Setup of JK:
## rrc_filter
module rrc_filter #(
	parameter WIDTH = 9
)(
	input logic clk,
	input logic rst,
	input logic signed [WIDTH-1:0] filter_in,
	output logic signed [WIDTH-1:0] filter_out
);
Settings: LEC_CHECK=0, ABC_AREA=1, CAP_MARGIN=20, CELL_PAD_IN_SITES_DETAIL_PLACEMENT=0, CELL_PAD_IN_SITES_GLOBAL_PLACEMENT=0, CORE_ASPECT_RATIO=1.04, CORE_MARGIN=2, CORE_UTILIZATION=72, CTS_CLUSTER_DIAMETER=223, GPL_ROUTABILITY_DRIVEN=0, MAX_ROUTING_LAYER=met4, PLACE_DENSITY_LB_ADDON=0.06, SETUP_SLACK_MARGIN=2.37, SLEW_MARGIN=20, TNS_END_PERCENT=50; clock period 8.22 ns.
run.sh (not shown) runs the stock make flow with config.mk's settings and CLKGATE_MAP_FILE=.
JK: all stages done; final checks FAILED (negative setup slack).
Here is what was changed in the inputs of MS compared with JK.
# JK
export LEC_CHECK = 0
export ABC_AREA = 1
export CAP_MARGIN = 20
export CELL_PAD_IN_SITES_DETAIL_PLACEMENT = 0
export CELL_PAD_IN_SITES_GLOBAL_PLACEMENT = 0
export CORE_ASPECT_RATIO = 1.04
export CORE_MARGIN = 2
export CORE_UTILIZATION = 72
export CTS_CLUSTER_DIAMETER = 223
export GPL_ROUTABILITY_DRIVEN = 0
export MAX_ROUTING_LAYER = met4
export PLACE_DENSITY_LB_ADDON = 0.06
export SETUP_SLACK_MARGIN = 2.37
export SLEW_MARGIN = 20
export TNS_END_PERCENT = 50
create_clock -name core_clock -period 8.22 [get_ports {clk}]
# MS
export LEC_CHECK = 0
export CAP_MARGIN = 20
export CORE_MARGIN = 2
export CORE_UTILIZATION = 40
export SLEW_MARGIN = 20
create_clock -name core_clock -period 10.5 [get_ports {clk}]
The final layout from MS, which completed every stage, passed the timing, DRC and antenna checks at the end of the flow.
The delay of the slowest cell on the worst path of MS is lower than that of JK.
Going from JK to MS, synthesized area lost about 1%, filler cell count increased 250%, area used by multi-input combinational logic now sits lower.
Changes observed in MS relative to JK: wire length on met1 picked up an extra 190 um; row count picked up an extra 31%.
Global-route track usage on met1 for MS: 20 points down relative to JK
Relative to JK, the number of cells in the finished layout apart from fillers measured on MS has decreased slightly.
The final reports for MS and JK show met2 wire length lower in the former.
Global-route usage over all layers came out lower on MS than on JK.
The following lists how AL was set up differently from MS:
# MS
export LEC_CHECK = 0
export CAP_MARGIN = 20
export CORE_MARGIN = 2
export CORE_UTILIZATION = 40
export SLEW_MARGIN = 20
create_clock -name core_clock -period 10.5 [get_ports {clk}]
# AL
export LEC_CHECK = 0
export CAP_MARGIN = 20
export CORE_MARGIN = 2
export CORE_UTILIZATION = 72
export PLACE_DENSITY_LB_ADDON = 0.18
export SETUP_SLACK_MARGIN = 1.51
export SLEW_MARGIN = 20
create_clock -name core_clock -period 10.5 [get_ports {clk}]
==> results <==
- Of the two values seen for critical path startpoint, shift_reg_out[16][2]$_DFF_PP0_ was produced by AL and shift_reg_out[16][4]$_DFF_PP0_ by MS.
- Per the comparison of AL with MS, final-report hold violation count level; wire length climbed about 10%; clock latency at the later pin of the worst-skew pair higher.
- Run comparison: AL worst-path cell with the longest stage delay sky130_fd_sc_hd__fa_2; MS worst-path cell with the longest stage delay sky130_fd_sc_hd__fa_1
- Summary of AL over MS: first-pass GRT wire length climbed 8.2%.
- Compared with MS, AL has extra setup slack.
- Taking MS as the reference, in AL post-layout minimum cycle time now smaller, arrival time of data at the critical path endpoint now smaller, cell area after layout now larger, core utilization now larger.
Edits applied to the flow inputs when going from AL to TR:
# AL
export LEC_CHECK = 0
export CAP_MARGIN = 20
export CORE_MARGIN = 2
export CORE_UTILIZATION = 72
export PLACE_DENSITY_LB_ADDON = 0.18
export SETUP_SLACK_MARGIN = 1.51
export SLEW_MARGIN = 20
create_clock -name core_clock -period 10.5 [get_ports {clk}]
# TR
export LEC_CHECK = 0
export CAP_MARGIN = 20
export CORE_MARGIN = 2
export CORE_UTILIZATION = 72
export SLEW_MARGIN = 20
create_clock -name core_clock -period 11.6 [get_ports {clk}]
--- outcome ---
- TR vs AL: number of gates on the worst path with buffers counted up
- TR against AL: routed via count fell by 871, worst reg-to-reg setup slack rose by 0.34 ns, combined buffer and inverter count along the critical path stayed essentially flat, sequential share of layout area rose by 1.0 points.
- Area occupied by registers delta for TR relative to AL: about 0.33% lower
- Maximum operating frequency | TR below AL
- TR: routed wire length 8.4% below AL
What PW does differently from TR at the input level:
# TR
export LEC_CHECK = 0
export CAP_MARGIN = 20
export CORE_MARGIN = 2
export CORE_UTILIZATION = 72
export SLEW_MARGIN = 20
create_clock -name core_clock -period 11.6 [get_ports {clk}]
# PW
export LEC_CHECK = 0
export CAP_MARGIN = 20
export CORE_MARGIN = 2
export CORE_UTILIZATION = 40
export SLEW_MARGIN = 20
create_clock -name core_clock -period 10.2 [get_ports {clk}]
Findings:
Setup slack in PW is smaller than in TR. Between TR and PW, final design area excluding fillers is higher for PW, TR comes in under that. PW gives less post-route clock skew than TR did. Via count essentially unchanged between PW and TR. Detailed-route wire length delta (PW -> TR): insignificant. [compare] base=TR new=PW: routed metal-1 wirelength now larger; critical path depth now larger; count of clock-buffer cells in the layout now larger. PW and TR ended up with roughly the same total of flip-flops plus latches after synthesis.
